run 1:
==> flow/design.v <==
`timescale 1ns/10ps
module mm_gcd (
    clock,
    reset,
    a,
    b,
    c,
    start,
    finished
);
input clock;
input reset;
input [31:0] a;
input [31:0] b;
output [31:0] c;
reg [31:0] c;
input start;
output finished;
reg finished;
reg [31:0] y;
reg [31:0] x;
always @(posedge clock) begin: MM_GCD_RTL
    if (reset == 0) begin
        y <= 0;
        x <= 0;
        finished <= 1;
        c <= 0;
    end
    else begin
        if (start) begin
            finished <= 1'b0;
            x <= a;
            y <= b;
        end
        else begin
            if ((y == 0)) begin
                finished <= 1'b1;
                c <= x;
            end
            else if ((x > y)) begin
                x <= (x - y);
            end
            else begin
                y <= (y - x);
            end
        end
    end
end
endmodule
==> flow/config.mk <==
export PLATFORM = sky130hd
export DESIGN_NAME = mm_gcd
export DESIGN_NICKNAME = mm_gcd
export VERILOG_FILES = /design/flow/design.v
export SDC_FILE = /design/flow/constraint.sdc
export NUM_CORES = 4
export LEC_CHECK = 0
export ABC_AREA = 1
export CAP_MARGIN = 0
export CORE_ASPECT_RATIO = 0.94
export CORE_MARGIN = 2
export CORE_UTILIZATION = 69
export CTS_CLUSTER_DIAMETER = 169
export CTS_CLUSTER_SIZE = 79
export GPL_TIMING_DRIVEN = 1
export MAX_ROUTING_LAYER = met4
export MIN_ROUTING_LAYER = met1
export PLACE_DENSITY = 0.61
export SLEW_MARGIN = 20
export TNS_END_PERCENT = 40
==> flow/constraint.sdc <==
create_clock -name core_clock -period 2.41 [get_ports {clock}]
set_input_delay 0.4820 -clock core_clock [delete_from_list [all_inputs] [get_ports {clock}]]
set_output_delay 0.4820 -clock core_clock [all_outputs]
set_load 0.01 [all_outputs]
run.sh (not shown) runs the stock make flow with config.mk's settings and CLKGATE_MAP_FILE=.
The flow for run 1 finished, though final verification flagged setup timing.
#### Input delta (run 2 over run 1)
# run 1
export LEC_CHECK = 0
export ABC_AREA = 1
export CAP_MARGIN = 0
export CORE_ASPECT_RATIO = 0.94
export CORE_MARGIN = 2
export CORE_UTILIZATION = 69
export CTS_CLUSTER_DIAMETER = 169
export CTS_CLUSTER_SIZE = 79
export GPL_TIMING_DRIVEN = 1
export MAX_ROUTING_LAYER = met4
export MIN_ROUTING_LAYER = met1
export PLACE_DENSITY = 0.61
export SLEW_MARGIN = 20
export TNS_END_PERCENT = 40
create_clock -name core_clock -period 2.41 [get_ports {clock}]
# run 2
export LEC_CHECK = 0
export CAP_MARGIN = 20
export CORE_MARGIN = 2
export CORE_UTILIZATION = 40
export SLEW_MARGIN = 20
create_clock -name core_clock -period 5.0 [get_ports {clock}]
Results
The final layout from run 2, which completed every stage, passed the timing, design-rule and antenna checks at the end of the flow.
Between run 1 and run 2, the flow reports detail-routed net length per standard cell increasing by more than 10%.
Run 2 vs. run 1: summed instance area of the synthesized netlist -12%, number of DRC markers in iteration 0 -944, port buffer count ~0 delta, critical path depth -2.
In run 2, the non-clock buffer share of cell area came out 2.1 points below the value in run 1.
Run 2: sequential share of layout area is 3.4 points higher than what run 1 reported.
Run 2 has via count below what run 1 had.
Minimum hold slack for run 2: 0.032 ns down relative to run 1
Measured against each other, run 2 and run 1 differ in clock period minus worst slack, the higher figure coming from run 2.
What run 3 does differently from run 2 at the input level:
# run 2
export LEC_CHECK = 0
export CAP_MARGIN = 20
export CORE_MARGIN = 2
export CORE_UTILIZATION = 40
export SLEW_MARGIN = 20
create_clock -name core_clock -period 5.0 [get_ports {clock}]
# run 3
export LEC_CHECK = 0
export CAP_MARGIN = 35
export CORE_MARGIN = 8
export CORE_UTILIZATION = 68
export CTS_CLUSTER_DIAMETER = 296
export CTS_CLUSTER_SIZE = 98
export HOLD_SLACK_MARGIN = -0.09
export MAX_ROUTING_LAYER = met4
export PLACE_DENSITY = 0.36
export SLEW_MARGIN = 20
export TNS_END_PERCENT = 15
create_clock -name core_clock -period 5.0 [get_ports {clock}]
[summary]
Worst setup slack ended up 0.045 ns higher on run 3 than on run 2.
Going from run 2 to run 3, flop-to-flop setup slack higher; global-route wire length before repair lower; core footprint lower.
Going from run 2 to run 3, flop share of the area increased 0.50 points, non-clock buffer count increased about 1.9%.
[inputs] run 4 vs run 3
# run 3
export LEC_CHECK = 0
export CAP_MARGIN = 35
export CORE_MARGIN = 8
export CORE_UTILIZATION = 68
export CTS_CLUSTER_DIAMETER = 296
export CTS_CLUSTER_SIZE = 98
export HOLD_SLACK_MARGIN = -0.09
export MAX_ROUTING_LAYER = met4
export PLACE_DENSITY = 0.36
export SLEW_MARGIN = 20
export TNS_END_PERCENT = 15
create_clock -name core_clock -period 5.0 [get_ports {clock}]
# run 4
export LEC_CHECK = 0
export CAP_MARGIN = 20
export CORE_MARGIN = 2
export CORE_UTILIZATION = 40
export CTS_CLUSTER_DIAMETER = 81
export CTS_CLUSTER_SIZE = 10
export PLACE_DENSITY = 0.41
export SLEW_MARGIN = 20
create_clock -name core_clock -period 5.0 [get_ports {clock}]
--- outcome ---
- Run 4 finished end to end and its layout was clean on timing, DRC and antenna.
- Summary of run 4 over run 3: share of cell area taken by multi-input logic gates saw a decrease; cell area shows an increase of about 2.4%; final standard cell utilization of the core now sits lower.
- Of run 4 and run 3, the run reporting the lower global router's overall resource usage was run 4.
- When the final numbers for run 4 and run 3 were put side by side, the count of standard-cell rows turned out to be smaller in run 3.
- Changes observed in run 4 relative to run 3: final cell count increased 93, area share of buffers outside the clock network decreased 0.61 points, average wire length per cell after detail routing increased 0.60 um, flop share of the area decreased 0.52 points.
Input-level comparison between run 5 and run 4:
# run 4
export LEC_CHECK = 0
export CAP_MARGIN = 20
export CORE_MARGIN = 2
export CORE_UTILIZATION = 40
export CTS_CLUSTER_DIAMETER = 81
export CTS_CLUSTER_SIZE = 10
export PLACE_DENSITY = 0.41
export SLEW_MARGIN = 20
create_clock -name core_clock -period 5.0 [get_ports {clock}]
# run 5
export LEC_CHECK = 0
export CAP_MARGIN = 35
export CORE_ASPECT_RATIO = 0.5
export CORE_MARGIN = 8
export CORE_UTILIZATION = 40
export CTS_CLUSTER_DIAMETER = 296
export CTS_CLUSTER_SIZE = 98
export HOLD_SLACK_MARGIN = -0.09
export MAX_ROUTING_LAYER = met4
export PLACE_DENSITY = 0.39
export SLEW_MARGIN = 20
export TNS_END_PERCENT = 5
create_clock -name core_clock -period 5.0 [get_ports {clock}]
--- outcome ---
Going from run 4 to run 5, first-pass GRT wire length now sits higher; final worst slack now sits lower; non-clock buffer count in the final layout now sits higher. Delta (run 5 minus run 4): final cell count shows an increase of about 2.3%; via count shows an increase of 0.79%.
Modified inputs, run 6 compared to run 5
# run 5
export LEC_CHECK = 0
export CAP_MARGIN = 35
export CORE_ASPECT_RATIO = 0.5
export CORE_MARGIN = 8
export CORE_UTILIZATION = 40
export CTS_CLUSTER_DIAMETER = 296
export CTS_CLUSTER_SIZE = 98
export HOLD_SLACK_MARGIN = -0.09
export MAX_ROUTING_LAYER = met4
export PLACE_DENSITY = 0.39
export SLEW_MARGIN = 20
export TNS_END_PERCENT = 5
create_clock -name core_clock -period 5.0 [get_ports {clock}]
# run 6
export LEC_CHECK = 0
export CAP_MARGIN = 35
export CORE_MARGIN = 8
export CORE_UTILIZATION = 68
export CTS_CLUSTER_DIAMETER = 296
export CTS_CLUSTER_SIZE = 98
export HOLD_SLACK_MARGIN = -0.09
export MAX_ROUTING_LAYER = met4
export PLACE_DENSITY = 0.36
export SLEW_MARGIN = 20
export TNS_END_PERCENT = 35
create_clock -name core_clock -period 5.0 [get_ports {clock}]
[summary]
The flow did not stop early for run 5: all stages ran, and the layout cleared the timing, design-rule and antenna checks. Run 6 did not stop at any stage, and its layout met the timing, design-rule and antenna checks. Signed area change from the synthesized netlist to the final layout: run 6 vs run 5 down 4.1 points. Diff run 5 and run 6: die outline area higher in run 5. Data arrival time of the critical path (higher): run 5.

* * *

// mm_gcd: RTL as listed in full above, without the edits since
clock: 3.8 ns
lec_check: 0
cap_margin: 20
core_margin: 2
core_utilization: 57
slew_margin: 20
==> next run, changes <==
CORE_UTILIZATION = 69   (was 57)
CTS_CLUSTER_DIAMETER = 195   (was not set)
CTS_CLUSTER_SIZE = 100   (was not set)
clock period = 5.0 ns   (was 3.8 ns; I/O delays follow)
After rerunning: The new run passed the timing, design-rule and antenna checks; register-to-register slack gets better by 1.0 ns; hold slack gets better by 0.0062 ns; cell area drops by 3.3%; setup slack gets better by 1.0 ns; sequential share of layout area climbs by 0.72 points; sequential cell count is unchanged; wire length drops by 3.1%; core utilization climbs by 12 points.
==> next run, changes <==
CORE_MARGIN = 8   (was 2)
CORE_UTILIZATION = 40   (was 69)
CTS_CLUSTER_DIAMETER = 296   (was 195)
CTS_CLUSTER_SIZE = 98   (was 100)
HOLD_SLACK_MARGIN = -0.09   (was not set)
MAX_ROUTING_LAYER = met4   (was not set)
PLACE_DENSITY = 0.39   (was not set)
TNS_END_PERCENT = 35   (was not set)
Outcome: Non-clock buffer count is higher by 3; synthesized area stays the same; wire length is higher by 12%; setup slack degrades by 0.18 ns; final area is higher by 2.3%.
==> next run, changes <==
CORE_MARGIN = 2   (was 8)
CTS_CLUSTER_DIAMETER = not set   (was 296)
CTS_CLUSTER_SIZE = not set   (was 98)
HOLD_SLACK_MARGIN = not set   (was -0.09)
MAX_ROUTING_LAYER = not set   (was met4)
PLACE_DENSITY = not set   (was 0.39)
TNS_END_PERCENT = not set   (was 35)
clock period = 3.8 ns   (was 5.0 ns; I/O delays follow)
After rerunning:
- final area went up by 2.3%
- cell count climbs by 1.9%
- routed wire length fell by about 3.2%
- flip-flop count is unchanged
- maximum frequency is higher by 12%
- count of clock-buffer cells in the layout is lower by 1
- critical path depth climbs by 3
- worst setup slack loses 0.79 ns
- utilization came out higher by 1.1 points
